[flow/design.v]
module axi_gpio #(
    parameter int N_GPIOS = 32,
    parameter int AXI_ADDR_WIDTH = 12,
    parameter int AXI_DATA_WIDTH = 32
)(
   input aclk,
   input aresetn, 
   input  logic [N_GPIOS-1:0] gpio_in_raw ,
   output logic [N_GPIOS-1:0] gpio_out,
   output logic irq,  
   output logic arready,
   input logic [AXI_ADDR_WIDTH-1:0] araddr,
   input logic arvalid,
   output logic [AXI_DATA_WIDTH-1:0] rdata,
   output logic [1:0] rresp,
   output logic rvalid,
   input logic rready,
   input logic wvalid,
   output logic wready,
   input logic [AXI_DATA_WIDTH-1:0] wdata,
   input logic [AXI_DATA_WIDTH/8-1:0] wstrb,
   input logic bready,
   output logic bvalid,
   output logic [1:0] bresp,
   output logic awready,
   input logic [AXI_ADDR_WIDTH-1:0] awaddr,
   input logic awvalid
);
  localparam logic [31:0] VERSION = 32'h0001_0000;
  localparam int WORD_IDX_W = (AXI_ADDR_WIDTH >= 2) ? (AXI_ADDR_WIDTH-2) : 1;
  localparam logic [WORD_IDX_W-1:0] VERSION_WORD = 'h0B;  
  localparam logic [WORD_IDX_W-1:0] SCRATCH_WORD = 'h0C;  
  localparam logic [WORD_IDX_W-1:0] DIR_WORD       = 'h000;  
  localparam logic [WORD_IDX_W-1:0] OUT_WORD       = 'h001;  
  localparam logic [WORD_IDX_W-1:0] OUT_SET_WORD   = 'h002;  
  localparam logic [WORD_IDX_W-1:0] OUT_CLR_WORD   = 'h003;  
  localparam logic [WORD_IDX_W-1:0] IN_WORD        = 'h004;  
  localparam logic [WORD_IDX_W-1:0] IRQ_MASK_WORD  = 'h005;  
  localparam logic [WORD_IDX_W-1:0] IRQ_STATUS_WORD= 'h006;  
  localparam logic [WORD_IDX_W-1:0] IRQ_CLEAR_WORD = 'h007;  
  localparam logic [WORD_IDX_W-1:0] EDGE_EN_WORD   = 'h008;  
  localparam logic [WORD_IDX_W-1:0] EDGE_POL_WORD  = 'h009;  
  localparam logic [WORD_IDX_W-1:0] LVL_POL_WORD   = 'h00A;  
  localparam logic [WORD_IDX_W-1:0] DEBOUNCE_WORD  = 'h00D;  
  logic [AXI_DATA_WIDTH-1:0] scratch_q;  
  logic [N_GPIOS-1:0] dir_q, out_q;
  logic [N_GPIOS-1:0] in_meta, in_sync;  
  logic [N_GPIOS-1:0] clr_mask, clr_mask_next;
  logic [N_GPIOS-1:0] irq_mask_q, irq_status_q, edge_en_q, edge_pol_q, lvl_pol_q;
  logic [7:0]         debounce_cfg_q;             
  logic [N_GPIOS-1:0] in_db_q, in_db_d;          
  logic [AXI_ADDR_WIDTH-1:0] araddr_q;
  logic [AXI_ADDR_WIDTH-1:0] awaddr_q;
  logic [AXI_DATA_WIDTH-1:0] wdata_q;
  logic [AXI_DATA_WIDTH/8-1:0] wstrb_q;
  logic                  ar_hs;  
  assign ar_hs         = arvalid & arready;
  function automatic logic [AXI_DATA_WIDTH-1:0] apply_wstrb(
    input logic [AXI_DATA_WIDTH-1:0] cur,
    input logic [AXI_DATA_WIDTH-1:0] wdata_i,
    input logic [AXI_DATA_WIDTH/8-1:0] wstrb_i
);
logic [AXI_DATA_WIDTH-1:0] mask;
mask = { {8{wstrb_i[3]}}, {8{wstrb_i[2]}}, {8{wstrb_i[1]}}, {8{wstrb_i[0]}} };
apply_wstrb = (cur & ~mask) | (wdata_i & mask);
  endfunction
function automatic [N_GPIOS-1:0] apply_wstrb_to_gpio(
  input [N_GPIOS-1:0]            prev,
  input [AXI_DATA_WIDTH-1:0]     wdata_i,
  input [AXI_DATA_WIDTH/8-1:0]   wstrb_i
);
  logic [AXI_DATA_WIDTH-1:0] prev_ext, nxt_ext;
  prev_ext                 = '0;
  prev_ext[N_GPIOS-1:0]    = prev;
  nxt_ext                  = apply_wstrb(prev_ext, wdata_i, wstrb_i);
  apply_wstrb_to_gpio = nxt_ext[N_GPIOS-1:0];
endfunction
function automatic [N_GPIOS-1:0] w1_mask_gpio(
  input [AXI_DATA_WIDTH-1:0]     wdata_i,
  input [AXI_DATA_WIDTH/8-1:0]   wstrb_i
);
  logic [AXI_DATA_WIDTH-1:0] strobe_mask;
  logic [AXI_DATA_WIDTH-1:0] masked;
  strobe_mask = '0;
  for (int b = 0; b < AXI_DATA_WIDTH/8; b++)
    strobe_mask[8*b +: 8] = {8{wstrb_i[b]}};
    masked = wdata_i & strobe_mask;
  w1_mask_gpio = masked[N_GPIOS-1:0];
endfunction
always_ff @(posedge aclk or negedge aresetn) begin
  if (!aresetn) begin
    in_meta <= '0;
    in_sync <= '0;
  end else begin
    in_meta <= gpio_in_raw;  
    in_sync <= in_meta;      
  end
end
logic [7:0] db_cnt   [0:N_GPIOS-1];  
always_ff @(posedge aclk or negedge aresetn) begin
  if (!aresetn) begin
    for (int i=0;i<N_GPIOS;i++) begin
      db_cnt[i] <= '0;
    end
    in_db_q <= '0;
  end else begin
    if (debounce_cfg_q == 8'd0) begin
      in_db_q <= in_sync;
      for (int i=0;i<N_GPIOS;i++) db_cnt[i] <= '0;
    end else begin
      for (int i=0;i<N_GPIOS;i++) begin
        if (in_sync[i] == in_db_q[i]) begin
          db_cnt[i] <= '0;  
        end else begin
          db_cnt[i] <= db_cnt[i] + 8'd1;
          if (db_cnt[i] >= debounce_cfg_q) begin
            in_db_q[i] <= in_sync[i];  
            db_cnt[i]  <= '0;
          end
        end
      end
    end
  end
end
always_ff @(posedge aclk or negedge aresetn) begin
  if (!aresetn) in_db_d <= '0;
  else          in_db_d <= in_db_q;
end
wire [N_GPIOS-1:0] rise =  in_db_q & ~in_db_d;
wire [N_GPIOS-1:0] fall = ~in_db_q &  in_db_d;
wire [N_GPIOS-1:0] edge_evt  = ((edge_pol_q & rise) | (~edge_pol_q & fall)) & edge_en_q;
wire [N_GPIOS-1:0] level_evt = (in_db_q    ^ ~lvl_pol_q) & ~edge_en_q;
wire [N_GPIOS-1:0] new_events = edge_evt | level_evt;
always_ff @(posedge aclk or negedge aresetn) begin
  if (!aresetn) begin
    irq_status_q <= '0;
  end else begin
    irq_status_q <= (irq_status_q | new_events) & ~clr_mask;
  end
end
assign irq = |(irq_status_q & irq_mask_q);
    logic aw_hs, w_hs;
    assign aw_hs = awvalid && awready;
    assign w_hs = wvalid && wready;
    always_ff @(posedge aclk or negedge aresetn)begin
        if(!aresetn)begin
            awready <= 1'b1;
            bvalid <= 1'b0;
            bresp <= 2'b00;
            wready <= 1'b1;
            awaddr_q <= '0;
            wdata_q <= '0;
            wstrb_q <= '0;
            scratch_q <= '0;
            irq_mask_q     <= '0;
            edge_en_q      <= '0;             
            edge_pol_q     <= {N_GPIOS{1'b1}};   
            lvl_pol_q      <= {N_GPIOS{1'b1}};   
            debounce_cfg_q <= 8'd0;           
            clr_mask_next <= '0;
            dir_q <= '0;
            out_q <= '0;
        end else begin
            if(awready && awvalid)begin 
                awready <= 1'b0;     
                awaddr_q <= awaddr;  
            end
            if(wready && wvalid) begin
                wready <= 1'b0;
                wdata_q <= wdata;
                wstrb_q <= wstrb;
            end
            clr_mask_next <= '0;
            if (!bvalid && !awready && !wready)begin  
                unique case (awaddr_q[AXI_ADDR_WIDTH-1:2])
                    DIR_WORD: dir_q <= apply_wstrb_to_gpio(dir_q,wdata_q,wstrb_q);
                    OUT_WORD: out_q <= apply_wstrb_to_gpio(out_q,wdata_q,wstrb_q);
                    OUT_SET_WORD: begin  
                        out_q <= out_q | w1_mask_gpio(wdata_q, wstrb_q);
                    end
                    OUT_CLR_WORD: begin  
                        out_q <= out_q & ~w1_mask_gpio(wdata_q, wstrb_q);
                    end
                    SCRATCH_WORD: scratch_q <= apply_wstrb(scratch_q, wdata_q, wstrb_q);
                    IRQ_MASK_WORD:  irq_mask_q  <= apply_wstrb_to_gpio(irq_mask_q,  wdata_q, wstrb_q);
                    EDGE_EN_WORD:   edge_en_q   <= apply_wstrb_to_gpio(edge_en_q,   wdata_q, wstrb_q);
                    EDGE_POL_WORD:  edge_pol_q  <= apply_wstrb_to_gpio(edge_pol_q,  wdata_q, wstrb_q);
                    LVL_POL_WORD:   lvl_pol_q   <= apply_wstrb_to_gpio(lvl_pol_q,   wdata_q, wstrb_q);
                    IRQ_CLEAR_WORD: begin
                      clr_mask_next <= w1_mask_gpio(wdata_q, wstrb_q);
                    end
                     DEBOUNCE_WORD: begin
                        if (wstrb_q[0]) debounce_cfg_q <= wdata_q[7:0];
                      end
                    default: ;
                endcase       
                bvalid <= 1'b1;
                bresp <= 2'b00;  
        end
            if(bvalid && bready)begin
                bvalid <= 1'b0;
                awready <= 1'b1;
                wready <= 1'b1;
        end
        end
    end
always_ff @(posedge aclk or negedge aresetn) begin
  if (!aresetn) clr_mask <= '0;
  else          clr_mask <= clr_mask_next;
end
  always_ff @(posedge aclk or negedge aresetn)begin
    if(!aresetn) begin
        arready <= 1'b1;
        rvalid <= 1'b0;
        rdata <= '0;
        rresp <= 2'b00;  
    end
    else begin
        if(arready && arvalid) begin
            araddr_q <= araddr;
            arready <= 1'b0;
            rvalid <= 1'b1;
            unique case (araddr[AXI_ADDR_WIDTH-1:2])
                DIR_WORD:      rdata <= {{(AXI_DATA_WIDTH-N_GPIOS){1'b0}}, dir_q};  
                OUT_WORD:      rdata <= {{(AXI_DATA_WIDTH-N_GPIOS){1'b0}}, out_q};
                OUT_SET_WORD:  rdata <= {{(AXI_DATA_WIDTH-N_GPIOS){1'b0}}, out_q};  
                OUT_CLR_WORD:  rdata <= {{(AXI_DATA_WIDTH-N_GPIOS){1'b0}}, out_q};  
                IN_WORD:         rdata <= {{(AXI_DATA_WIDTH-N_GPIOS){1'b0}}, in_db_q};  
                IRQ_MASK_WORD:   rdata <= {{(AXI_DATA_WIDTH-N_GPIOS){1'b0}}, irq_mask_q};
                IRQ_STATUS_WORD: rdata <= {{(AXI_DATA_WIDTH-N_GPIOS){1'b0}}, irq_status_q};
                EDGE_EN_WORD:    rdata <= {{(AXI_DATA_WIDTH-N_GPIOS){1'b0}}, edge_en_q};
                EDGE_POL_WORD:   rdata <= {{(AXI_DATA_WIDTH-N_GPIOS){1'b0}}, edge_pol_q};
                LVL_POL_WORD:    rdata <= {{(AXI_DATA_WIDTH-N_GPIOS){1'b0}}, lvl_pol_q};
                DEBOUNCE_WORD:   rdata <= {{(AXI_DATA_WIDTH-8){1'b0}}, debounce_cfg_q};
                VERSION_WORD: rdata <= VERSION;  
                SCRATCH_WORD: rdata <= scratch_q;
                default: rdata <='0;
            endcase
            rresp <= 2'b00;
        end
        if(rvalid && rready)begin
            rvalid <= 1'b0;
            arready <= 1'b1;
        end
        end
    end
    assign gpio_out = out_q & dir_q;
endmodule
[flow/run.sh]
#!/bin/bash
# the make line also repeats each setting of config.mk as NAME=value (left out here)
make -C /OpenROAD-flow-scripts/flow DESIGN_CONFIG=/design/flow/config.mk WORK_HOME=/design/flow/orfs CLKGATE_MAP_FILE= finish
[flow/config.mk]
export PLATFORM = sky130hd
export DESIGN_NAME = axi_gpio
export DESIGN_NICKNAME = axi_gpio
export VERILOG_FILES = /design/flow/design.v
export SDC_FILE = /design/flow/constraint.sdc
export NUM_CORES = 4
export LEC_CHECK = 0
export ABC_AREA = 0
export CAP_MARGIN = 15
export CORE_MARGIN = 3
export CORE_UTILIZATION = 72
export CTS_CLUSTER_DIAMETER = 383
export CTS_CLUSTER_SIZE = 16
export GPL_ROUTABILITY_DRIVEN = 1
export HOLD_SLACK_MARGIN = 0.15
export SETUP_SLACK_MARGIN = 0.72
export SLEW_MARGIN = 20
[flow/constraint.sdc]
create_clock -name core_clock -period 2.82 [get_ports {aclk}]
set_input_delay 0.5640 -clock core_clock [delete_from_list [all_inputs] [get_ports {aclk}]]
set_output_delay 0.5640 -clock core_clock [all_outputs]
set_load 0.01 [all_outputs]
==> run notes, run 1 <==
The run finished, with violations left. The violated checks flagged are negative setup slack. In this run, synthesis inferred 0 flip-flops with an integrated enable. According to the floorplan report, the die height is 239.8 microns. Once layout is complete, the cells apart from fillers number 4621. The top logic cell family in the synthesized netlist is simple AND/OR/NAND/NOR gates. Switching power share of the total: 0.3104. The worst path needs 2888 ps of the cycle, external delays included.

The gate-level netlist out of Yosys references 62 unique cell types. For reference, the post-synthesis area per instance comes to 11.13 sq um. The area overhead of the layout relative to synthesis is 24.44%, and the compound-gate portion of the synthesized area is 0.08053. The reported leakage power is 22.90 nW. Looking at area per cell type in the netlist, the leader is dfrtp_1. The die covers 57500 sq um.

The run gives 0.5076 for the sequential area share after synthesis. The proportion of synthesized area in mux cells is 0.09814, and the area of the multi-input gates is 21670 sq um. The total grt overflow came out at 0. The clock network consumes a total of 7.85 mW. The logs give 0.9083 for the final standard cell utilization of the core and 78070 microns for the HPWL after detailed placement.

The maximum achievable frequency is 0.3463 GHz, and the core footprint is 53920 sq um. With the clock network fraction of design power at 0.302, the total vias in the final route is 33440. The top fanout value on the critical path was 25. The post-synthesis share of cell area spent on xor and xnor gates came out at 0.05563.

The power report puts the net switching power at 8.058 mW. The logs give 17.90 mW for the design internal power and 2 for the yosys synthesis warning count. In this run the most critical hold path is launched from gpio_in_raw[13]. After floorplanning, the core was divided into 85 placement rows.

The run gives 33060 for the number of global-route vias before repair. CTS built an H-tree with a depth of 2. As logged by OpenROAD, the buffers inserted on ports number 164. Yosys reported a register bit count of 795.

On the final layout, the worst hold slack is 322.0 ps. In this run the maximum-capacitance check reported violations numbering 0. The logs give 3450 ps for the data arrival time at the worst-slack endpoint and 39360 sq um for the Yosys chip area.

Per STA, the startpoint of the critical path is debounce_cfg_q[7]. The tools report the origin of the critical flop-to-flop path as debounce_cfg_q[7]. The tools report the flip-flop and latch area as 19990 sq um. The fraction of the cycle the final worst path needs is 1.024. Combinational fraction of design power: 0.177.

For the synthesized netlist cell count, the log shows 3537. Entering global routing, the biggest net connects 93 pins. The pin closest to its max-slew limit shows a slew of 1020 ps. The detailed placer reported the number of placed instances as 4426. The tools report the sequential share of power as 0.521. The post-synthesis share of cell area spent on full adders, half adders and majority gates was 0.09156.

The commonest cells after synthesis are dfrtp_1 (728), nor2_1 (384), ha_1 (288), mux2_2 (277), xor2_1 (191). Grouping stages by cell kind, the critical path spends the most delay in simple AND/OR/NAND/NOR gates. The worst setup path is captured at a register.

Highest-delay cell along the critical path: o21ai_0. The type of the worst setup path was register to register. For this run, the final setup violation count is recorded as 5. The timing report lists the critical path depth as 8 cells. For the overall power after layout, the log shows 25.96 mW.

The post-synthesis share of cell area spent on and, or, nand and nor gates works out to 0.1442. The run gives 1.000 for the share of async-settable or async-resettable flops after synthesis. The insertion delay at the late pin of the worst-skew pair is 680 ps.

Checking hold timing, the worst path is listed with class input port to register. At the worst endpoint, the required time is 3380 ps. The count of boundary I/O pins is 173, and the cell total in the yosys stat output is 3537. Setup repair after global routing could not meet its margin everywhere. The number of clock buffers added by TritonCTS is 55.

The run gives 0 for the total count of hold-check failures in the final report. The area fraction of the dominant cell type after synthesis is 0.4629. The worst setup path is launched from a register.

The routed length per placed instance works out to 30.88 microns. Post-route worst setup slack: -68.06 ps. The dominant power group in this design is sequential cells. The all-layer global routing usage is 0.4289. The run gives 1 for the worst hold path cell count.

The initial antenna violation count is 6, and the largest vdd supply drop is 687.7 uV. The post-detailed-route via-to-cell ratio is 7.237, and the clock tree buffer depth is 3. For this run, design rule violations remaining after detail routing come to 0. The final layout contains 4268 nets. The post-detailed-routing wire length is 142700 microns. On the worst path, the slowest cell contributes a delay of 440 ps.

Most numerous cell in the Yosys netlist: dfrtp_1. Critical register-to-register path endpoint: in_db_q[31]. The main area contributors are dfrtp_1 (46%), ha_1 (9.2%), mux2_2 (7.9%). For the final database, setup skew stands at 29.01 ps. The run gives 530.0 nW/um^2 for the power density over cell area.

The setup slack at placement was 93.42 ps; the worst slew margin relative to its limit was 0.3129. The first global-routing pass estimated 188500 microns of wire. The synthesized cell area is 39360 sq um, and the clock transition at the registers of the reported paths is 90 ps. Sequential power for this build is 13.5 mW.

With the pre-placement core utilization at 0.7299, the horizontal die dimension is 239.8 microns. TritonCTS built the clock tree. For this run, the leading register cell type out of synthesis is dfrtp_1. For the clock net sink count, the log shows 795.

The tree is rooted in a clkbuf_16. The capturing instance or port of the critical path is in_db_q[31]. After its last routability iteration, the placer logged a weighted congestion of 1.009. For reference, the critical path cell chain is clkinvlp_4, buf_12, ha_1, nand4_1, o21ai_0, nor3_4, nor2b_4, mux2_2.

Reported combinational group power: 4.60 mW. For hold timing, the worst endpoint is in_meta[13]. The critical path buffer and inverter count was 2. The number of cells traversed by the worst register-to-register path was 8.

Per the post-route antenna check, the number of violating nets is 0. The tool warning count for the run is 35. The final number of max-transition violations is 0. For the first-pass iteration count of the detailed router, the log shows 6. In the final layout, the fill cell count is 2013. Across all register-to-register paths, the minimum setup slack is -70 ps. The first-iteration detailed-routing DRC count is 4149.
final cells by class:
class / instances / share of cell area
repair buffers: 399 / 0.09146
well taps: 696 / 0.01778
multi-input cells: 2529 / 0.4425
diodes: 2 / 0.0001022
inverters: 101 / 0.008124
clock inverters: 4 / 0.0006898
flip-flops and latches: 795 / 0.4081
clock buffers: 95 / 0.03117
through the flow:
step	instance area (sq um)	setup TNS, ps
2_1_floorplan	39420	0
3_3_place_gp	42810	0
3_5_place_dp	42810	0
4_1_cts	46870	0
5_1_grt	48970	-326.6
6_report	48980	-164.7
layer usage:
metal,vias up,wire length (microns),GRT usage,share of wire
met2,2696,63410,0.6850,0.44
met3,1013,18500,0.09822,0.13
li1,13270,-,-,-
met1,16460,47820,0.5408,0.34
met5,-,49,0,0.00034
met4,6,12920,0.2511,0.091
what timing repair did:
action                     in CTS  in global routing
hold endpoints to repair       27                  0
pin swaps                     224                167
setup endpoints to repair     577                565
hold buffers                    1                  0
gates cloned                    4                  1
buffers inserted               50                 38
gates resized                 374                443
==> run 2: changes to the inputs <==
Settings changed: ABC_AREA 0 to unset, CAP_MARGIN 15 to 20, CORE_MARGIN 3 to 2, CTS_CLUSTER_DIAMETER 383 to unset, CTS_CLUSTER_SIZE 16 to 14, GPL_ROUTABILITY_DRIVEN 1 to unset, HOLD_SLACK_MARGIN 0.15 to unset, PLACE_DENSITY_LB_ADDON set to 0.26, SETUP_SLACK_MARGIN 0.72 to unset.
Clock period 2.82 ns to 2.2 ns, I/O delays scaled along.
==> run 2 against run 1 <==
Compared with the run above: the flow now stops in global routing (5_1_grt); synthesized cell count is the same; area after synthesis unchanged; die size fell by 1.7%.
==> run notes, run 2 <==
The run stopped with a tool error. The flow stopped in global routing (5_1_grt). The first error in the log reads "[ERROR DPL-0038] Utilization greater than 100%, impossible to legalize". The tools report the clock net sink count as 795. With the share of async-settable or async-resettable flops after synthesis at 1.000, the number of different library cells in the post-synthesis netlist is 62. In this run the core area contains 85 standard-cell rows. The run gives 81 for the number of buffers added by the clock tree synthesis step. The proportion of synthesized area in mux cells was 0.09814.

The buffer_ports step reported a buffer count of 164. The run gives 0.1442 for the post-synthesis share of cell area spent on and, or, nand and nor gates.

According to the floorplan report, the placeable core area is 53920 sq um. After synthesis, the chip area reported by Yosys is 39360 sq um. Per the placement report, the placed cell count is 4585. The clock tree root driver cell is clkbuf_16.

Looking at the gate-level netlist, the highest instance count belongs to dfrtp_1. The die height works out to 237.8 microns. The logs give 2 for the yosys synthesis warning count and -559.4 ps for the setup slack at placement.

The run gives 3 for the clock tree buffer depth. The number of cells reported by Yosys stat comes to 3537. The sequential area share after synthesis is 0.5076, and the post-synth tally of flip-flops with integrated enable is 0. The number of flip-flops and latches in the synthesized netlist was 795. From left edge to right edge, the die measures 237.8 microns. The cell accounting for the most synthesized area is dfrtp_1. The die footprint was 56550 sq um.

The synthesis report names the predominant flop master as dfrtp_1. By area the synthesized netlist is led by dfrtp_1 (46%), ha_1 (9.2%), mux2_2 (7.9%). 173 I/O pins were placed. The synthesis run identifies the leading combinational cell family as simple AND/OR/NAND/NOR gates. The HPWL after detailed placement came out at 85250 microns.

Routability-driven placement finished with a final weighted congestion of 0.9920. The post-synthesis share of cell area spent on xor and xnor gates was 0.05563. The pre-placement core utilization was 0.7299. The compound-gate portion of the synthesized area came out at 0.08053. The area fraction of the dominant cell type after synthesis is 0.4629. The post-synthesis share of cell area spent on full adders, half adders and majority gates works out to 0.09156.

The clock H-tree reported by CTS has 3 levels. Each instance of the synthesized netlist takes up on average 11.13 sq um. In the synthesized netlist, the cells that appear most often are dfrtp_1 (728), nor2_1 (384), ha_1 (288), mux2_2 (277), xor2_1 (191). The mapped netlist covers 39360 sq um.

The synthesized netlist cell count came out at 3537.
==> run 2: what timing repair did <==
action,CTS
setup buffers,63
hold buffers,1
cloned,7
pin swaps,265
resized,505
endpoints found under the setup margin,333
endpoints found under the hold margin,26
==> run 2: metrics by stage <==
stage          instance area, sq um  TNS, ps
2_1_floorplan                 39400   -963.5
3_3_place_gp                  44510   -18090
3_5_place_dp                  44510   -40220
4_1_cts                       50710   -17540
==> run 3: changes to the inputs <==
Settings changed: CORE_UTILIZATION 72 to 59, CTS_CLUSTER_SIZE 14 to unset, PLACE_DENSITY_LB_ADDON 0.26 to unset.
Clock period 2.2 ns to 2.7 ns, I/O delays scaled along.
==> run 3 against run 2 <==
Compared with the run above: now fails the layout checks on negative setup slack; area after synthesis unchanged; die size grew 22%; synthesized cell count unchanged.
==> run notes, run 3 <==
The worst hold path cell count works out to 1. For reference, the post-synthesis area per instance comes to 11.13 sq um. The run gives 68790 sq um as the die footprint. The first global-routing pass estimated 174700 microns of wire. Counting the buffers created by CTS gives 85. The pin closest to its max-slew limit shows a slew of 986.8 ps.

The worst setup path is launched from a register. For reference, the top cells by area after synthesis are dfrtp_1 (46%), ha_1 (9.2%), mux2_2 (7.9%). According to the I/O placement log, the pin count is 173. The routed length per placed instance works out to 23.47 microns. TritonCTS built the clock tree. The cell count after synthesis came out at 3537.

The capturing instance or port of the critical path was irq. The proportion of synthesized area in mux cells is 0.09814. On the critical path the data arrives at 2250 ps. The top logic cell family in the synthesized netlist was simple AND/OR/NAND/NOR gates. The number of endpoints failing setup at the final stage is 1, and the worst clock skew is 18.73 ps.

The detail route stage leaves a number of antenna-violating nets equal to 0. The number of cells in the design after placement came out at 4591. The count of maximum capacitance violations came out at 0. The type recorded for the worst min-delay path is input port to register. The heaviest power group is sequential cells. For reference, the placement row count at floorplan is 94. The area fraction of the dominant cell type after synthesis works out to 0.4629.

Yosys printed 2 warnings. The endpoint of the worst hold-timing path was in_meta[21]. For the number of different library cells in the post-synthesis netlist, the log shows 62. STA reports a reg2reg setup slack of 210 ps. For the Yosys chip area, the log shows 39360 sq um.

The smallest clock period supported by the final layout is computed as 2791 ps. The critical path buffer and inverter count is 1. Combinational fraction of design power: 0.115. With the clock transition at the registers of the reported paths at 60 ps, the sequential share of power is 0.476. The post-synthesis share of cell area spent on and, or, nand and nor gates is 0.1442, and the largest net degree at the start of global routing is 84.

Per the synthesis report, the dominant area consumer among library cells is dfrtp_1. The timing report attributes the biggest portion of critical-path delay to simple AND/OR/NAND/NOR gates. The post-route worst setup slack is -91.38 ps.

Top fanout value on the critical path: 3. The reported leakage power is 21.13 nW, and the switching power share of the total is 0.2758. The post-detailed-route via-to-cell ratio works out to 6.149. Setup repair after global routing could not meet its margin everywhere.

The flow ran to the end, but the layout failed its checks. The sequential area share after synthesis is 0.5076. Type of the worst setup path: register to output port. CTS placed an instance of clkbuf_16 at the clock tree root.

STA puts the critical path data required time at 2160 ps. The checks that failed were negative setup slack. With the fraction of the cycle the final worst path needs at 1.034, the number of global-route vias before repair is 30150.

For the clock net sink count, the log shows 795. The internal power of the cells totals 21.25 mW. Per STA, the startpoint of the critical path is irq_status_q[8]. For reference, the final report shows the hold violation count at 0. The logs give 0.3258 for the all-layer global routing usage and 14.0 mW for the power drawn by the sequential cells. The tools report the critical hold path startpoint as gpio_in_raw[21]. The final timing report lists a max-slew violation count of 0. The tools report the total vias in the final route as 29230. The post-synthesis share of cell area spent on full adders, half adders and majority gates came out at 0.09156. Traced cell by cell, the critical path runs through a22oi_2, nand4_1, or4_4, buf_6. The logs give 831.5 uV for the largest vdd supply drop and 0.9248 for the last weighted congestion value of the routability-driven placer. The tools report the core footprint as 65860 sq um. The maximum achievable frequency is 0.3582 GHz. The flow reports power dissipated in combinational cells as 3.38 mW. After the flow finishes, the layout carries non-filler instances totaling 4754.

The area growth from synthesis to layout is 16.80%. The tools report the total cell area at the placement stage as 43030 sq um. After global routing the overflow that remains totals 0. The share of async-settable or async-resettable flops after synthesis is 1.000, and the post-detailed-routing wire length is 111600 microns. The compound-gate portion of the synthesized area came out at 0.08053. The post-synth tally of flip-flops with integrated enable was 0.

For the detailed-route DRC error count, the log shows 0. The power density over cell area was 638.3 nW/um^2; the first-iteration detailed-routing DRC count was 2346. As logged by OpenROAD, the buffers inserted on ports number 164. Per the OpenROAD timing report, the critical path contains 4 cells.

The highest-delay cell along the critical path was or4_4. For this run, the slowest stage of the critical path takes 570 ps. After synthesis the cells add up to 39360 sq um.

The most numerous cell in the Yosys netlist was dfrtp_1. The tools report the final cell area excluding filler cells as 45970 sq um. Counting cells, the worst reg-to-reg path comes to 5. The prevailing post-synth register cell is dfrtp_1. The worst slew margin relative to its limit was 0.3397; the clock group total power was 12.0 mW.

The tools report the pre-placement core utilization as 0.5976. Summed over all nets, the half-perimeter wirelength after detailed placement is 78510 microns. The post-synthesis share of cell area spent on xor and xnor gates is 0.05563. Measured along the y axis, the die boundary spans 262.3 microns. For this run, the detailed router's first-pass iteration total came to 6. The number of H-tree levels was 3. Ranked by instance count, the synthesized netlist is headed by dfrtp_1 (728), nor2_1 (384), ha_1 (288), mux2_2 (277), xor2_1 (191).

The power report puts the net switching power at 8.093 mW. The worst setup path is captured at an output port. The clock tree buffer depth is 3, and the number of nets in the layout is 4202.

The total number of warnings across the stage logs is 34. With the clock network fraction of design power at 0.409, the cell total in the yosys stat output is 3537. The die is 262.3 microns wide.

Number of flip-flops and latches in the synthesized netlist: 795. Per the repair_timing log after CTS, setup buffers inserted total 0. The insertion delay at the late pin of the worst-skew pair is 650 ps. The tools report the initial antenna violation count as 2.

OpenSTA, run right after detailed placement, puts the worst setup slack at -38.91 ps. The run gives 0.6979 as the final standard cell utilization of the core. Origin of the critical flop-to-flop path: awaddr_q[11].
-- run 3: cell type report --
type                       instances  area, sq um
antenna                            3        7.507
clock buffer                     123         2522
clock inverter                    36        364.1
fill                            4847        19890
inverter                         101        379.1
multi-input combinational       2529        18600
sequential                       795        19980
tap                              864         1081
timing repair buffer             303         3037
-- run 3: layer usage --
metal | wire (microns) | global-route usage | vias up | part of all wire
met2 | 51200 | 0.5160 | 1100 | 0.46
met5 | 13 | 0 | - | 0.00012
met3 | 8312 | 0.06495 | 284 | 0.074
met1 | 47210 | 0.4424 | 14690 | 0.42
met4 | 4860 | 0.1310 | 2 | 0.044
li1 | - | - | 13160 | -
-- run 3: timing repair --
item	CTS	global route
hold endpoints to repair	43	0
cloned	0	0
pin swaps	3	1
hold buffers	1	0
setup endpoints to repair	1	1
resized	13	2
-- run 3: metrics by stage --
step	setup TNS, ps	hold WS, ps	total power, mW
final	-91.38	335.3	29.34
after global routing	-147.3	312.2	30.41
after CTS	-102.4	306.6	29.46
after detailed placement	-157.5	334.7	17.44
after global placement	0	331.4	17.28
after floorplan	0	244.4	15.58
==> run 4: changes to the inputs <==
Settings changed: CORE_UTILIZATION 59 to 40, SETUP_SLACK_MARGIN set to 0.39.
Clock period 2.7 ns to 3.82 ns, I/O delays scaled along.
==> run 4 against run 3 <==
Compared with the run above: the run now finishes clean; power down 27%; core utilization fell by 23 points; hold slack worse by 250 ps; clock skew is 6.9 ps higher; setup slack improved by 560 ps; synthesized cell count is the same; critical endpoint unchanged; largest cell class unchanged; largest power group unchanged; highest routed layer unchanged.
==> run notes, run 4 <==
The flow ran to the end and the layout has no timing, DRC or antenna violations. The run gives 0.09814 for the proportion of synthesized area in mux cells. For this design, the slowest cell found on the critical path is or4_4. The all-layer global routing usage came out at 0.2198. The run gives 0 for the total grt overflow. The critical path is of the register to output port type. The data required time reported for the critical path is 3060 ps. Post-synthesis share of cell area spent on xor and xnor gates: 0.05563. The run gives 88 as the number of buffers added by the clock tree synthesis step.

For the worst flop-to-flop path, the logic depth is 5. OpenSTA lists the critical path startpoint as irq_status_q[9]. The report puts the hold buffer count at CTS at 0. The kind of cell with the highest combined delay along the critical path is simple AND/OR/NAND/NOR gates. In the final design database the tool counted 4143 nets. The clock net in this run drives a total of 795 sinks.

Counting along the longest clock path gives a buffer depth of 3. According to the timing report, the critical path is captured at irq. Count of boundary I/O pins: 173.

Clock skew on the completed layout was measured at 25.59 ps. The type of the tightest min-delay check was input port to async pin. The combinational fraction of design power was 0.108; the overall power after layout was 21.28 mW.

The top logic cell family in the synthesized netlist is simple AND/OR/NAND/NOR gates. The timing report gives the clock slew at the launch and capture registers of the worst setup and hold paths as 60 ps. Switching power share of the total: 0.2730. The count of maximum capacitance violations is 0, and the horizontal die dimension is 317.7 microns. Max-slew check failures listed in the final report amount to 0. The number of different library cells in the post-synthesis netlist is 62, and the power drawn by the sequential cells is 9.90 mW.

With the initial antenna violation count at 4, the flop-to-flop setup slack is 940 ps. With the compound-gate portion of the synthesized area at 0.08053, the post-route antenna net violation count is 0. Setup repair after global routing left no endpoint under its margin. The logs give 28130 for the total vias in the final route and 0 for the total count of hold-check failures in the final report.

Setup violations remaining at the end of the flow were counted as 0. The analysis attributes to cell leakage a power of 20.88 nW. Clock network fraction of design power: 0.427.

The most numerous cell in the Yosys netlist was dfrtp_1. Post-detailed-routing wire length: 111900 microns. The tools report the clock tree root driver cell as clkbuf_16.

The synthesized netlist occupies a cell area of 39360 sq um. The initialized floorplan defines 115 standard-cell rows. The tools report the first-iteration detailed-routing DRC count as 1966. By area the synthesized netlist is led by dfrtp_1 (46%), ha_1 (9.2%), mux2_2 (7.9%). The fraction of the cycle the final worst path needs is 0.8782, and the depth of the critical timing path with buffers and inverters included is 4. The die covers 100900 sq um. For the pre-placement core utilization, the log shows 0.4017.

During placement, the flow inserted port buffers numbering 164. The share of async-settable or async-resettable flops after synthesis came out at 1.000. The signal on the critical path passes through a22oi_2, nand4_1, or4_4, clkdlybuf4s50_1. The run gives 30 for the total number of warnings across the stage logs. The logs give 27300 for the number of global-route vias before repair and 15.47 mW for the design internal power.

The data arrival time at the worst-slack endpoint was 2590 ps. The type of origin of the critical path was a register. Per the CTS log, the maximum H-tree level is 3. TritonCTS built the clock tree. The sequential area share after synthesis is 0.5076. The area fraction of the dominant cell type after synthesis came out at 0.4629. Cell accounting for the most synthesized area: dfrtp_1. In this run, synthesis inferred 0 flip-flops with an integrated enable. Per the OpenROAD floorplan log, the area of the core is 97990 sq um. The Yosys chip area is 39360 sq um, and the post-detailed-route via-to-cell ratio is 5.495. Yosys stat counts 3537 cells in the synthesized netlist. The largest share of the power goes to sequential cells.

The top fanout value on the critical path was 3; the synthesized netlist cell count was 3537. The biggest cell delay along the critical path is 570 ps. The measured slew at the worst slew-check pin is 853.3 ps.

The maximum achievable frequency was 0.2981 GHz; the post-synthesis share of cell area spent on full adders, half adders and majority gates was 0.09156. The reported combinational group power was 2.29 mW. Counting flops and latches in the post-synthesis netlist gives 795.

The post-CTS setup buffer count was 0; the total negative slack was 0 ps. The average instance in the mapped netlist occupies 11.13 sq um. At the later pin of the worst-skew pair, clock insertion delay measures 650 ps. The DRC violation total left in the routed layout is recorded as 0. The logs give 5 for the first-pass iteration count of the detailed router and 5.808 mW for the switching power summed over all nets. The area overhead of the layout relative to synthesis was 17.27%. The worst setup path is captured at an output port.

Dividing total power by cell area gives a power density of 461.0 nW/um^2. The tools report the last weighted congestion value of the routability-driven placer as 0.8857. The post-synthesis share of cell area spent on and, or, nand and nor gates is 0.1442, and the global-route wire length before repair is 170300 microns. With the HPWL after detailed placement at 78250 microns, the sequential share of power is 0.465. The clock group total power came out at 9.08 mW.

Sorting the synthesized cells by how often they occur yields dfrtp_1 (728), nor2_1 (384), ha_1 (288), mux2_2 (277), xor2_1 (191). Looking at the reg2reg group, the worst path starts from awaddr_q[11]. The final timing report derives a shortest allowable period of 3355 ps. The largest net degree at the start of global routing is 88. For the worst slew margin relative to its limit, the log shows 0.4312. Among all flip-flop cells after synthesis, the most frequent one is dfrtp_1. The critical path buffer and inverter count is 1.

Per the detail_route report, routed wire per instance is 21.86 microns. For this run, the number of Yosys warnings is 2. In this run the VDD rail shows a maximum IR drop of 340.8 uV. The die height came out at 317.7 microns.
==> run 4: repair_timing <==
item	CTS	global route
resized	7	2
setup endpoints to repair	1	1
pin swaps	1	1
==> run 4: stage by stage <==
step	setup WS, ps	std cells	hold slack (ps)	cell area [sq um]	util
after floorplan	1368	3540	331.2	39370	-
after global placement	637.5	4952	331.4	42990	0.4388
after detailed placement	591.3	4953	334.7	43000	0.4389
after CTS	429.4	5117	110.3	46140	0.4709
after global routing	414.1	5119	112.2	46150	0.4710
final	465.4	5119	89.93	46150	0.4710
==> run 4: cell type report <==
type                            instances  area (sq um)
Antenna cell                            2         5.005
Multi-Input combinational cell       2529         18610
Tap cell                             1287          1610
Inverter                              101         379.1
Clock buffer                          125          2574
Sequential cell                       795         19980
Clock inverter                         39         528.0
Timing Repair Buffer                  241          2471
Fill cell                            8897         51830
==> run 4: per-layer routing <==
metal	GRT usage	part of all wire
met1	0.3111	0.46
met2	0.3411	0.45
met3	0.03579	0.061
met4	0.07852	0.031
met5	0	0.000063
==> run 5: changes to the inputs <==
Settings changed: CAP_MARGIN 20 to 5, CORE_UTILIZATION 40 to 70, CTS_CLUSTER_SIZE set to 57, SETUP_SLACK_MARGIN 0.39 to 1.19.
Clock period 3.82 ns to 4.1 ns, I/O delays scaled along.
==> run 5 against run 4 <==
Compared with the run above: still clean on timing, DRC and antenna; clock power down 19%; area after synthesis unchanged; sequential cell count unchanged; sequential power down 6.1%; hold slack better by 200 ps; largest power group unchanged.
==> run notes, run 5 <==
The switching power share of the total came out at 0.2769. STA lists the startpoint of the worst register-to-register path as debounce_cfg_q[5]. Per the TritonCTS log, the buffer count is 82. After synthesis, the design contains 3537 cells according to Yosys.

Critical path buffer and inverter count: 1. The flow ran to the end and the layout has no timing, DRC or antenna violations. The measured slew at the worst slew-check pin is 1039 ps. The number of flip-flops and latches in the synthesized netlist works out to 795.

The run gives 241.1 microns for the die height. Per STA, the worst path is made up of a22oi_2, nand4_1, or4_4, buf_6. The run gives 0 as the count of maximum capacitance violations. In the post-route analysis, the smallest setup slack over all paths is 1055 ps. According to the floorplan report, the total die area is 58140 sq um.

Summed over all sequential cells, the power is 9.30 mW. With the initial antenna violation count at 7, the area overhead of the layout relative to synthesis is 13.96%. The tools report the flop-to-flop setup slack as 1270 ps. The commonest cells after synthesis are dfrtp_1 (728), nor2_1 (384), ha_1 (288), mux2_2 (277), xor2_1 (191).

The routed length per placed instance works out to 23.97 microns. The cell accounting for the most synthesized area is dfrtp_1. The run gives 20.58 nW as the reported leakage power.

Dividing total power by cell area gives a power density of 416.0 nW/um^2. For this run, the slowest stage of the critical path takes 550 ps. Top logic cell family in the synthesized netlist: simple AND/OR/NAND/NOR gates. Fraction of the cycle the final worst path needs: 0.7426. The switching power summed over all nets is 5.165 mW.

According to the floorplan log, the row count is 86. Counting I/O delays and the setup requirement, the final critical path takes 3045 ps. The worst register-to-register path depth is 8. The pre-antenna-repair detailed-routing pass consisted of 8 iterations.

The report puts the hold buffer count at CTS at 0. The reported combinational group power is 2.01 mW. Highest-delay cell along the critical path: or4_4. The post-synth tally of flip-flops with integrated enable was 0; the last weighted congestion value of the routability-driven placer was 0.9776. The pre-CTS setup check shows a worst slack of 804.9 ps.

The tools report the worst clock skew as 29.44 ps. Data on the critical path arrives at its endpoint at 2220 ps. The all-layer global routing usage came out at 0.3836. Clock tree root driver cell: clkbuf_16.

The number of H-tree levels is 3. Per STA, the worst path accumulates the most delay in the family simple AND/OR/NAND/NOR gates. The proportion of synthesized area in mux cells was 0.09814; the detailed-route DRC error count was 0. The first-iteration detailed-routing DRC count is 2722. The post-synthesis share of cell area spent on and, or, nand and nor gates was 0.1442. The number of endpoints failing setup at the final stage was 0. With the combinational fraction of design power at 0.108, the compound-gate portion of the synthesized area is 0.08053. With the clock transition at the registers of the reported paths at 60 ps, the largest net degree at the start of global routing is 103. The synthesized cell area was 39360 sq um.

TritonCTS built the clock tree. The post-synthesis share of cell area spent on xor and xnor gates was 0.05563. The capturing instance or port of the critical path is irq. Looking at the setup timing report, the critical path kind is register to output port. HPWL after detailed placement: 73910 microns.

The clock tree buffer depth came out at 3. The count of nets left with antenna violations once routing finished came out at 0. The run gives 173 as the count of boundary I/O pins.

Depth of the critical timing path with buffers and inverters included: 4. For reference, the final report shows the hold violation count at 0. For this run, the post-layout net count is 4131.

With the maximum achievable frequency at 0.3285 GHz, the yosys synthesis warning count is 2. The layout has 3347 filler cells. The total grt overflow was 0. According to the floorplan report, the die width is 241.1 microns.

The gate-level netlist out of Yosys references 62 unique cell types. The global-route wire length before repair was 170500 microns. The clock reaches the later pin of the worst-skew pair after 640 ps.

The logs give 0.7116 for the pre-placement core utilization and 795 for the clock net sink count. Total negative slack: 0 ps. Using the TritonRoute via totals, the vias-per-cell ratio works out to 6.527.

Critical register-to-register path endpoint: in_db_q[6]. The worst slew margin relative to its limit was 0.3071. Per the timing report, the biggest fanout along the worst path comes to 3.

The run gives 0.499 as the sequential share of power. The core region is 55310 sq um. For the clock network fraction of design power, the log shows 0.394.

Post-synthesis share of cell area spent on full adders, half adders and majority gates: 0.09156. The heaviest power group was sequential cells. The logs give 30710 for the number of global-route vias before repair and 29760 for the total vias in the final route.

The tools report the sequential area share after synthesis as 0.5076. The worst setup path is captured at an output port. STA classifies the critical path startpoint as a register. IR analysis of the VDD net gives a maximum drop of 676.0 uV.

The detailed router reported a total wirelength of 109300 microns. Prevailing post-synth register cell: dfrtp_1. The run gives 3280 ps for the worst path required time. According to the hold report, the worst path is of the input port to async pin type. A synthesized cell averages 11.13 sq um. Internal power comes to 13.49 mW. The placement report lists the number of port buffers as 164. The synthesized netlist cell count is 3537. In the post-synthesis netlist, the biggest area contributors are dfrtp_1 (46%), ha_1 (9.2%), mux2_2 (7.9%). With the final number of max-transition violations at 0, the share of async-settable or async-resettable flops after synthesis is 1.000. The clock network consumes a total of 7.34 mW. Yosys chip area: 39360 sq um.

Setup repair after global routing could not meet its margin everywhere. The total number of warnings across the stage logs is 36. Most numerous cell in the Yosys netlist: dfrtp_1.

The area fraction of the dominant cell type after synthesis came out at 0.4629.
==> run 5: final cells by class <==
type	instances	area [sq um]	share of cell area
antenna	3	7.507	0.0001674
inverter	101	382.9	0.008537
clock inverter	25	214.0	0.004770
clock buffer	123	2407	0.05367
tap	748	935.9	0.02087
multi-input combinational	2529	18590	0.4145
sequential	795	19980	0.4456
timing repair buffer	235	2328	0.05192
==> run 5: per-layer routing <==
| layer | up-vias | wire length, microns | global-route usage |
|---|---|---|---|
| met5 | - | 21 | 0 |
| met4 | 4 | 5990 | 0.1977 |
| met3 | 419 | 10670 | 0.08578 |
| met2 | 1522 | 49980 | 0.6019 |
| met1 | 14800 | 42600 | 0.5043 |
| li1 | 13010 | - | - |
==> run 5: timing repair <==
action                                  CTS  global route
endpoints found under the setup margin   42            11
setup buffers                             1             1
pin swaps                                 3             3
gates resized                            10             4
==> run 5: metrics by stage <==
stage,hold WS [ps],power (mW),area [sq um],std cells,utilization
after floorplan,331.2,10.26,39370,3540,-
after global placement,331.8,11.19,42160,4406,0.7623
after detailed placement,334.7,11.33,42160,4406,0.7623
after CTS,335.6,18.63,44810,4555,0.8102
after global routing,341.5,19.27,44850,4559,0.8109
final,294.5,18.66,44850,4559,0.8109
==> run 6: changes to the inputs <==
Settings changed: CAP_MARGIN 5 to 10, CORE_UTILIZATION 70 to 72, CTS_CLUSTER_DIAMETER set to 381, CTS_CLUSTER_SIZE 57 to 15, SETUP_SLACK_MARGIN 1.19 to -0.18.
Clock period 4.1 ns to 2.21 ns, I/O delays scaled along.
==> run 6 against run 5 <==
Compared with the run above: the layout now fails its checks (negative setup slack); non-clock buffer count up 243; critical path type unchanged; design area increased by 4.4%; count of clock-buffer cells in the layout shrank 19; core utilization is 5.7 points higher; hold slack lost 84 ps; sequential power increased by 84%; global-route usage increased by 3.8 points; critical path depth increased by 1.
==> run notes, run 6 <==
Wires add up to 119800 microns. Post-synthesis share of cell area spent on and, or, nand and nor gates: 0.1442. The run gives 685.6 nW/um^2 for the power density over cell area. The final timing report counts setup violations totalling 233.

The timing report lists the critical path depth as 5 cells. Yosys printed 2 warnings. The proportion of synthesized area in mux cells works out to 0.09814. Counting both buffers and inverters, the worst setup path holds a total of 2. The overall power after layout is 32.10 mW. For the first-pass iteration count of the detailed router, the log shows 6. The endpoint of the worst hold-timing path was in_meta[24]. For the pin with the worst max-slew slack, the measured transition is 682.9 ps. In this run the clock root is driven by a clkbuf_16.

The number of cells traversed by the worst register-to-register path was 8; the total number of warnings across the stage logs was 34. The path class of the tightest hold or removal check is input port to register. Detailed routing inserted a total of 31500 vias.

The post-synthesis share of cell area spent on xor and xnor gates is 0.05563, and the Yosys chip area is 39360 sq um. The number of buffers added by the clock tree synthesis step was 58. On the worst path, the slowest cell contributes a delay of 570 ps.

With the synthesized cell area at 39360 sq um, the total grt overflow is 0. Detailed placement finished with a half-perimeter wire length of 83110 microns. The run gives 0.533 for the sequential share of power. For the worst min-delay path, the startpoint reported by OpenROAD is gpio_in_raw[24]. By area the synthesized netlist is led by dfrtp_1 (46%), ha_1 (9.2%), mux2_2 (7.9%).

The tools report the final cell area excluding filler cells as 46820 sq um. The tools report the reported combinational group power as 4.73 mW. The routed design shows a via density per instance of 6.691.

The clock network fraction of design power came out at 0.320. The layout checks failed on negative setup slack. The average cell area after synthesis was 11.13 sq um. The type of the worst setup path was register to output port. Summed over all failing endpoints, the final setup total negative slack is -14350 ps.

The run reported a max-capacitance violation count of 0. Post-synth tally of flip-flops with integrated enable: 0. For the worst-skew pair, the clock arrives at the later sink with an insertion delay of 670 ps. For this run, design rule violations remaining after detail routing come to 0. The area fraction of the dominant cell type after synthesis was 0.4629; the largest net degree at the start of global routing was 82. VDD sags by at most 851.1 uV. dfrtp_1 takes more of the synthesized area than any other cell.

STA puts the critical path data arrival time at 2290 ps. Clock transition at the registers of the reported paths: 70 ps. For the post-route worst setup slack, the log shows -521.9 ps. The logs give 1770 ps for the worst path required time and 3537 for the synthesized netlist cell count. In this run the standard cell core region covers 53920 sq um. Fraction of the cycle the final worst path needs: 1.236.

The initial antenna violation count was 3. The synthesis stats list as the most numerous cell dfrtp_1. The logs give 85 for the number of placement rows and 56550 sq um for the die footprint. From left edge to right edge, the die measures 237.8 microns. The capturing instance or port of the critical path was irq. The worst slew margin relative to its limit was 0.5438. The final number of max-transition violations came out at 0. With the switching power summed over all nets at 9.523 mW, the combinational fraction of design power is 0.147. The worst hold path cell count was 1; the all-layer global routing usage was 0.4215. The clock tree has to reach 795 sinks. Endpoint class of the critical path: an output port. For the cell total in the yosys stat output, the log shows 3537. Switching power share of the total: 0.2966. The share of async-settable or async-resettable flops after synthesis was 1.000. TritonCTS built the clock tree. In this run the critical register-to-register path is captured at db_cnt[20][3]. The first-iteration detailed-routing DRC count is 3294, and the compound-gate portion of the synthesized area is 0.08053. Across the routed clock network, the largest skew measured is 27.66 ps. The critical path goes through a22oi_1, buf_4, nand4_1, or4_4, buf_6. The last weighted congestion value of the routability-driven placer came out at 0.9939. The run gives 0 as the total count of hold-check failures in the final report. 173 I/O pins were placed. The flow ran to the end, but the layout failed its checks. The logs give 22.58 mW for the design internal power and 44440 sq um for the total cell area at the placement stage. For this run, the post-layout net count is 4350. The die is 237.8 microns tall. CTS built an H-tree with a depth of 2. The clock group total power was 10.3 mW. With the number of different library cells in the post-synthesis netlist at 62, the post-route antenna net violation count is 0. With the sequential area share after synthesis at 0.5076, the flop-to-flop setup slack is -250 ps. Sequential cells consume a total of 17.1 mW. Heaviest power group: sequential cells. The startpoint identified for the worst register-to-register timing path is debounce_cfg_q[0]. The run gives 32520 as the number of global-route vias before repair. Launching instance or port of the critical path: irq_status_q[8]. Buffers placed on the I/O ports in this run total 164.

The top fanout value on the critical path is 2. After synthesis the netlist holds a flip-flop and latch count of 795. The pre-placement core utilization came out at 0.7299.

The post-synthesis share of cell area spent on full adders, half adders and majority gates was 0.09156; the maximum achievable frequency was 0.3660 GHz. The first global-routing pass estimated 183000 microns of wire. The reported leakage power was 21.62 nW.

CTS reports a maximum clock tree buffer depth of 3. In the synthesized netlist, the dominant kind of combinational cell is simple AND/OR/NAND/NOR gates. The routed length per placed instance is 25.44 microns.

The tools report the type of origin of the critical path as a register. Between the synthesized netlist and the finished layout, the area growth was recorded as 18.96%. The synthesis run shows the most used standard cells to be dfrtp_1 (728), nor2_1 (384), ha_1 (288), mux2_2 (277), xor2_1 (191). Post-route minimum period: 2732 ps. The cell family contributing the most delay on the critical path is simple AND/OR/NAND/NOR gates. Setup repair after global routing could not meet its margin everywhere. Looking at the cell usage after synthesis, the top flip-flop cell is dfrtp_1. On the critical path, the stage with the largest delay is an instance of or4_4.
## run 6: metrics by stage
step                utilization  hold WS [ps]  setup slack [ps]  instances
floorplan                     -         146.4            -128.9       3540
global placement         0.8241         332.1            -337.4       4587
detailed placement       0.8241         334.7            -377.8       4587
CTS                      0.8562         187.6            -559.7       4696
global route             0.8683         201.6            -544.9       4707
finish                   0.8683         210.0            -521.9       4708
## run 6: routing by layer
metal	wire length [microns]	global-route usage	share of wire
met1	44620	0.5389	0.37
met4	7478	0.2226	0.062
met3	12110	0.1017	0.10
met2	55570	0.6717	0.46
met5	13	0	0.00011
## run 6: layout make-up
class	instances	area, sq um
Multi-Input combinational cell	2529	19140
Fill cell	2726	7099
Clock inverter	3	56.30
Timing Repair Buffer	478	4760
Antenna cell	2	5.005
Sequential cell	795	19980
Inverter	101	382.9
Clock buffer	104	1624
Tap cell	696	870.8
## run 6: what timing repair did
action,CTS,global route
gates cloned,0,0
endpoints found under the setup margin,23,157
endpoints found under the hold margin,22,0
setup buffers,1,12
hold buffers,1,0
resized,15,126
pin swaps,2,22
==> run 7: changes to the inputs <==
Settings changed: ABC_AREA set to 0, CAP_MARGIN 10 to 25, CORE_MARGIN 2 to 3, CORE_UTILIZATION 72 to 48, CTS_CLUSTER_DIAMETER 381 to unset, GPL_ROUTABILITY_DRIVEN set to 0, HOLD_SLACK_MARGIN set to 0.15, PLACE_DENSITY set to 0.91, SETUP_SLACK_MARGIN -0.18 to 0.19, SLEW_MARGIN 20 to 5, TNS_END_PERCENT set to 55.
Clock period 2.21 ns to 3.82 ns, I/O delays scaled along.
==> run 7 against run 6 <==
Compared with the run above: now clean on timing, DRC and antenna; core utilization fell by 31 points; via count fell by 3.5%; die size rose by 51%; first-iteration DRC count rose by 2.5%; clock skew rose by 2.6 ps; count of clock-buffer cells in the layout rose by 17; non-clock buffer count fell by 251.
==> run notes, run 7 <==
The flow ran to the end and the layout has no timing, DRC or antenna violations. In this run, power in flip-flops and latches comes to 9.99 mW. With the reported combinational group power at 2.21 mW, the detailed-route DRC error count is 0.

The heaviest power group was sequential cells. With fillers left out, the area of the finished cells amounts to 45240 sq um. The finished layout holds 4867 standard cells, fillers aside. For this run the detailed placement stage logged an HPWL of 75500 microns. By instance count, the leading cell after synthesis is dfrtp_1. The run gives 0.494 for the sequential share of power.

Yosys printed 2 warnings. The flow measured a signed area growth from synthesis to layout of 14.94%. The logs give 419.9 uV for the largest vdd supply drop and 640 ps for the insertion delay at the late pin of the worst-skew pair. First-iteration detailed-routing DRC count: 3375.

Hold repair after CTS inserted 0 buffers. The first detailed-routing pass took 10 iterations. The worst setup path is captured at an output port. The run gives 0 for the number of endpoints failing setup at the final stage. Top fanout value on the critical path: 3. The area fraction of the dominant cell type after synthesis is 0.4629, and the all-layer global routing usage is 0.2660. In this run, synthesis inferred 0 flip-flops with an integrated enable. The tools report the capturing instance or port of the critical path as irq. The top logic cell family in the synthesized netlist is simple AND/OR/NAND/NOR gates.

The total count of hold-check failures in the final report came out at 0. At the worst endpoint, the required time is 3060 ps. The run gives 62 as the number of different library cells in the post-synthesis netlist. The run gives 0.2583 for the worst slew margin relative to its limit. In this run the vertical extent of the chip is 292.4 microns. In this run the critical register-to-register path is launched from awaddr_q[11]. For this sky-water flow run, the detailed-routed wirelength per cell is reported as 23.56 microns. The report counts max-capacitance violations totalling 0. Clock network fraction of design power: 0.397.

The largest total area in the synthesized netlist belongs to dfrtp_1. In the final run the clock tree shows a worst skew of 30.24 ps. The post-detailed-routing wire length was 114700 microns. After global routing the overflow that remains totals 0. The finished design was reported to have a net count of 4123.

The clock group total power is 8.02 mW. For the post-cts resize count, the log shows 0. In this run the cell area measured after placement is 42530 sq um. Counting along the longest clock path gives a buffer depth of 3. The tools report the combinational fraction of design power as 0.109.

Pre-placement core utilization: 0.4863. Counting flops and latches in the post-synthesis netlist gives 795. The post-synthesis share of cell area spent on and, or, nand and nor gates came out at 0.1442. Counting tap cells, the placed design contains a total of 4711 instances.

Average cell area after synthesis: 11.13 sq um. During I/O placement, the number of pins put on the boundary was 173. Number of global-route vias before repair: 31870. The run gives 104 for the number of placement rows. At the pin with the least slew margin, the transition time is 1103 ps. The switching component of the power was reported as 5.732 mW. For the worst flop-to-flop path, the logic depth is 5. The cell count after synthesis came out at 3537. The run gives 0.5076 for the sequential area share after synthesis. The number of clock buffers added by TritonCTS is 82.

The worst path needs 3651 ps of the cycle, external delays included. In this run the critical path is formed by a22oi_1, nand4_1, or4_1, clkdlybuf4s50_1. The die is 292.4 microns wide. The compound-gate portion of the synthesized area is 0.08053. Setup repair after global routing left no endpoint under its margin. The proportion of synthesized area in mux cells is 0.09814, and the maximum achievable frequency is 0.2739 GHz. The worst hold path belongs to the class input port to async pin.

The switching power share of the total works out to 0.2834. The logs give 20.58 nW for the reported leakage power and 39360 sq um for the Yosys chip area. Total power normalized to cell area comes to 447.0 nW/um^2. The number of clock sinks came to 795.

The global-route wire length before repair is 178100 microns, and the design internal power is 14.49 mW. Post-synthesis share of cell area spent on full adders, half adders and majority gates: 0.09156. The fraction of the cycle the final worst path needs is 0.9556. The prevailing post-synth register cell was dfrtp_1. The H-tree was split into 3 levels. The largest individual stage delay along the critical path comes from the cell or4_1.

The kind of cell adding the most delay to the critical path is simple AND/OR/NAND/NOR gates. After synthesis, the most frequently instantiated cells are dfrtp_1 (728), nor2_1 (384), ha_1 (288), mux2_2 (277), xor2_1 (191). The run gives 85470 sq um for the die footprint. The run gives 93 as the largest net degree at the start of global routing. The total vias in the final route was 30390; the depth of the critical timing path with buffers and inverters included was 4.

Data on the critical path arrives at its endpoint at 2890 ps. Looking at the post-CTS report, the setup buffer insertion count equals 0. The core footprint is 80940 sq um, and the quantity of I/O buffers inserted on ports is 164.

The post-route antenna net violation count is 0. The initial antenna violation count came out at 6. The worst register-to-register path has a setup slack of 890 ps. The run gives 0 ps as the total negative slack.

The share of async-settable or async-resettable flops after synthesis works out to 1.000. TritonCTS built the clock tree. STA classifies the critical path startpoint as a register.

Looking at the worst setup and hold paths, the clock pins of their registers show a slew of 60 ps. The post-synthesis share of cell area spent on xor and xnor gates works out to 0.05563. The tools report the clock tree root driver cell as clkbuf_16.

With the post-detailed-route via-to-cell ratio at 6.244, the overall power after layout is 20.22 mW. The cell total in the yosys stat output is 3537. Summing every instance area after synthesis gives 39360 sq um. The final standard cell utilization of the core was 0.5589. The type of the worst setup path was register to output port. Sorting the synthesized cells by area gives the leading types as dfrtp_1 (46%), ha_1 (9.2%), mux2_2 (7.9%).

With the final number of max-transition violations at 0, the total number of warnings across the stage logs is 30. The critical path buffer and inverter count is 1, and the biggest cell delay along the critical path is 630 ps.
==> run 7: final cells by class <==
cell class	instances	area [sq um]
Antenna cell	2	5.005
Fill cell	6159	35700
Tap cell	1060	1326
Clock buffer	121	2391
Clock inverter	32	295.3
Timing Repair Buffer	227	2293
Multi-Input combinational cell	2529	18570
Sequential cell	795	19980
Inverter	101	379.1
==> run 7: routing by layer <==
layer  vias to the layer above  GRT usage  routed length [microns]
met5                         -          0                       27
met4                         4     0.1699                     8288
met3                       585    0.08249                    12950
met2                      1856     0.4210                    52060
met1                     14940     0.3165                    41340
li1                      13000          -                        -
==> run 7: metrics by stage <==
stage                     worst slack, ps  hold WS, ps
after global routing                194.2        252.1
final                               169.5        211.3
after floorplan                      1368        331.2
after detailed placement            581.2        334.7
after global placement              627.3        331.1
after CTS                           296.6        220.7
==> run 8: changes to the inputs <==
Settings changed: CAP_MARGIN 25 to 15, CELL_PAD_IN_SITES_DETAIL_PLACEMENT set to 2, CTS_CLUSTER_DIAMETER set to 70, CTS_CLUSTER_SIZE 15 to 54, GPL_TIMING_DRIVEN set to 1, MIN_ROUTING_LAYER set to met1.
Clock period 3.82 ns to 2.56 ns, I/O delays scaled along.
==> run 8 against run 7 <==
Compared with the run above: the flow now stops in clock tree synthesis (4_1_cts); synthesized cell count unchanged; area after synthesis stayed put; die size is the same.
==> run notes, run 8 <==
The flow did not finish. The tools report the stage where the flow stopped as clock tree synthesis (4_1_cts). The first error in the log reads "[ERROR DPL-0033] detailed placement checks failed during check placement".

The proportion of synthesized area in mux cells is 0.09814, and the horizontal die dimension is 292.4 microns. For this design, Yosys synthesis ends with a cell count of 3537. The mapped netlist covers 39360 sq um. dfrtp_1 is the most common cell in the netlist. At the placement stage, the worst setup path has a slack of -813.9 ps. The post-synth count of flops with an enable pin is 0. The compound-gate portion of the synthesized area works out to 0.08053. The run gives 0.09156 for the post-synthesis share of cell area spent on full adders, half adders and majority gates.

The floorplan report gives the top-level pin count as 173. The region available for standard cell placement spans 80940 sq um.

The top logic cell family in the synthesized netlist is simple AND/OR/NAND/NOR gates. The share of async-settable or async-resettable flops after synthesis works out to 1.000. For the number of placement rows, the log shows 104.

The quantity of I/O buffers inserted on ports is 164. Post-synthesis share of cell area spent on and, or, nand and nor gates: 0.1442. Of all cell types, the one taking the most synthesized area is dfrtp_1. Per the synthesis report, the number of distinct cell types is 62. The number of flip-flops and latches in the synthesized netlist is 795, and the number of cells in the design after placement is 4797. Synthesized netlist cell count: 3537.

The post-synthesis share of cell area spent on xor and xnor gates is 0.05563, and the die height is 292.4 microns. For the sequential area share after synthesis, the log shows 0.5076. The warning tally printed by Yosys for this design is 2.

The run gives 180300 microns as the HPWL after detailed placement. Detailed placement reports a standard cell area of 43400 sq um. Looking at the cell usage after synthesis, the top flip-flop cell is dfrtp_1. After synthesis, the chip area reported by Yosys is 39360 sq um.

The run gives 0.4863 for the pre-placement core utilization. The synthesis report lists the most area-consuming cells as dfrtp_1 (46%), ha_1 (9.2%), mux2_2 (7.9%). With the die footprint at 85470 sq um, the average cell area after synthesis is 11.13 sq um.

The area fraction of the dominant cell type after synthesis works out to 0.4629. Sorting the synthesized cells by how often they occur yields dfrtp_1 (728), nor2_1 (384), ha_1 (288), mux2_2 (277), xor2_1 (191).
run 8: through the flow:
| stage | power, mW | setup TNS [ps] |
|---|---|---|
| after floorplan | 16.43 | 0 |
| after global placement | 18.19 | -8101 |
| after detailed placement | 19.77 | -40860 |
==> run 9: changes to the inputs <==
Settings changed: CELL_PAD_IN_SITES_DETAIL_PLACEMENT 2 to unset, CORE_UTILIZATION 48 to 70, CTS_CLUSTER_DIAMETER 70 to unset, CTS_CLUSTER_SIZE 54 to 16, GPL_ROUTABILITY_DRIVEN 0 to 1, GPL_TIMING_DRIVEN 1 to unset, MIN_ROUTING_LAYER met1 to unset, PLACE_DENSITY 0.91 to unset, SLEW_MARGIN 5 to 20, TNS_END_PERCENT 55 to unset.
Clock period 2.56 ns to 2.82 ns, I/O delays scaled along.
==> run 9 against run 8 <==
Compared with the run above: now clean on timing, DRC and antenna; area after synthesis unchanged; die size down 31%; synthesized cell count did not move.
==> run notes, run 9 <==
The flow ran to the end and the layout has no timing, DRC or antenna violations. The cell accounting for the most synthesized area is dfrtp_1. The kind of cell adding the most delay to the critical path is simple AND/OR/NAND/NOR gates. Per the OpenROAD floorplan log, the area of the die is 59110 sq um. The measured slew at the worst slew-check pin is 904.5 ps.

Area overhead of the layout relative to synthesis: 15.68%. The floorplan has 86 rows. The proportion of synthesized area in mux cells was 0.09814; the worst clock skew was 15.31 ps. According to the report, the first pass of detailed routing completed in 6 iterations.

The share of async-settable or async-resettable flops after synthesis was 1.000; the worst path required time was 2260 ps. The post-synthesis share of cell area spent on and, or, nand and nor gates works out to 0.1442. The top fanout value on the critical path was 3. Pins over their slew limit in the final report were tallied at 0. According to the floorplan report, the die width is 243.1 microns. The area fraction of the dominant cell type after synthesis is 0.4629. By area, the combinational part of the netlist is dominated by simple AND/OR/NAND/NOR gates. For the reported leakage power, the log shows 20.96 nW. Data arrives at the worst endpoint at 2170 ps. The biggest slice of the total power is consumed by sequential cells. First-iteration detailed-routing DRC count: 2663.

The endpoint class of the critical path was an output port. The commonest cells after synthesis are dfrtp_1 (728), nor2_1 (384), ha_1 (288), mux2_2 (277), xor2_1 (191). The total grt overflow came out at 0. The routed design has 111800 microns of wire. The number of different library cells in the post-synthesis netlist was 62. The tools report the setup slack at placement as 101.4 ps. In this run the number of H-tree levels came out at 3. The run gives 0 as the count of maximum capacitance violations. The tools report the combinational fraction of design power as 0.112. Detailed placement ended at an HPWL of 76790 microns. STA lists the startpoint of the worst hold path as clr_mask_next[3]. The run gives 795 as the clock net sink count.

The synthesized cell area is 39360 sq um. The insertion delay at the late pin of the worst-skew pair came out at 630 ps. The logs give 0.3970 for the worst slew margin relative to its limit and 7.646 mW for the switching power summed over all nets. The logs give a warning total of 34. The logs give 4184 for the number of nets in the layout and 0.401 for the clock network fraction of design power. Following the worst setup path forward leads to its endpoint at irq. The worst hold path was traced through 0 stages.

Endpoints failing hold in the final report were tallied at 0. The script logs the mean routed wire length per placed instance as 24.24 microns. Post-synthesis share of cell area spent on xor and xnor gates: 0.05563. The run gives 671.9 uV for the largest vdd supply drop. Entering global routing, the biggest net connects 92 pins. The flow reports an fmax of 0.3656 GHz.

The die height came out at 243.1 microns. In this run, synthesis inferred 0 flip-flops with an integrated enable. The post-synthesis share of cell area spent on full adders, half adders and majority gates was 0.09156. Per the post-synthesis report, the number of cells in the design is 3537. The average cell area after synthesis is 11.13 sq um. The critical path buffer and inverter count was 1.

Sequential share of power: 0.487. The report lists the cells along the critical path as a22oi_2, nand4_1, or4_4, buf_6. Highest-delay cell along the critical path: or4_4.

The run gives 250 ps for the flop-to-flop setup slack. The run gives 31310 for the number of global-route vias before repair. Dividing total power by cell area gives a power density of 606.8 nW/um^2.

The last weighted congestion value of the routability-driven placer is 1.014, and the Yosys chip area is 39360 sq um. The pre-placement core utilization is 0.7102. The count of boundary I/O pins is 173. In the post-route analysis, the smallest setup slack over all paths is 84.42 ps. After detailed routing, the number of remaining DRC violations is 0. CTS added clock buffers totalling 82. Fill cells in the final layout number 3237.

Note that the worst hold path type here is register to register. After routing, the total negative slack on setup checks comes to 0 ps. The detailed router placed 30060 vias in this run. The power report lists cell-internal power as 19.98 mW. The most numerous cell in the Yosys netlist was dfrtp_1.

The core region is 55420 sq um. The tools report the cell total in the yosys stat output as 3537. Looking at the setup timing report, the critical path kind is register to output port. The worst register-to-register path has a depth of 7. The run gives 0.8216 for the final standard cell utilization of the core. Power attributed to sequential cells is 13.5 mW.

The tools report the all-layer global routing usage as 0.3826. TritonCTS built the clock tree. The tools report the reported combinational group power as 3.10 mW. Counting flops and latches in the post-synthesis netlist gives 795. The detail route stage leaves a number of antenna-violating nets equal to 0. The clock group total power was 11.1 mW. Origin of the critical flop-to-flop path: debounce_cfg_q[0]. The global-route wire length before repair was 175500 microns.

The sequential area share after synthesis came out at 0.5076. The largest single stage delay on the critical path is 590 ps. The quantity of I/O buffers inserted on ports works out to 164. The run gives 2 for the initial antenna violation count. The endpoint of the worst hold-timing path was clr_mask[3].

The switching power share of the total is 0.2768. The tree is rooted in a clkbuf_16. Clock tree buffer depth: 3.

For reference, the top cells by area after synthesis are dfrtp_1 (46%), ha_1 (9.2%), mux2_2 (7.9%). Setup repair after global routing could not meet its margin everywhere. The critical register-to-register path endpoint is in_db_q[2].

The prevailing post-synth register cell is dfrtp_1. Type of origin of the critical path: a register. Counting I/O delays and the setup requirement, the final critical path takes 2736 ps. Warnings reported by Yosys during synthesis add up to 2. The post-detailed-route via-to-cell ratio was 6.517; the number of endpoints failing setup at the final stage was 0. The clock transition at the registers of the reported paths was 70 ps. The depth of the critical timing path with buffers and inverters included is 4, and the fraction of the cycle the final worst path needs is 0.9701. The compound-gate portion of the synthesized area is 0.08053.
## run 9: repair_timing
action | 4_1_cts | 5_1_grt
gates cloned | 0 | 0
hold buffers | 1 | 0
setup buffers | 1 | 2
resized | 11 | 9
hold endpoints to repair | 37 | 0
pin swaps | 1 | 3
setup endpoints to repair | 1 | 2
## run 9: routing by layer
metal  vias up  track usage  wire (microns)
met5         -            0              22
li1      13150            -               -
met3       429      0.08495           10010
met1     15000       0.4958           43580
met4         4       0.1826            6408
met2      1477       0.6176           51800
## run 9: cell type report
cell class / instances / area, sq um / share of cell area
inverter: 101 / 379.1 / 0.008327
sequential: 795 / 19990 / 0.4390
antenna: 1 / 2.502 / 0.00005496
clock buffer: 114 / 2333 / 0.05125
timing repair buffer: 288 / 2879 / 0.06324
clock inverter: 37 / 409.1 / 0.008986
tap: 748 / 935.9 / 0.02056
multi-input combinational: 2529 / 18600 / 0.4086
## run 9: through the flow
step | hold slack, ps | instances | area (sq um) | power (mW)
3_5_place_dp | 334.7 | 4457 | 42690 | 16.55
5_1_grt | 349.8 | 4612 | 45530 | 28.51
2_1_floorplan | 268.4 | 3540 | 39370 | 14.92
3_3_place_gp | 331.6 | 4457 | 42690 | 16.35
6_report | 336.4 | 4613 | 45530 | 27.63
4_1_cts | 341.0 | 4610 | 45480 | 27.53
Power is estimated from default activity; no workload was simulated.
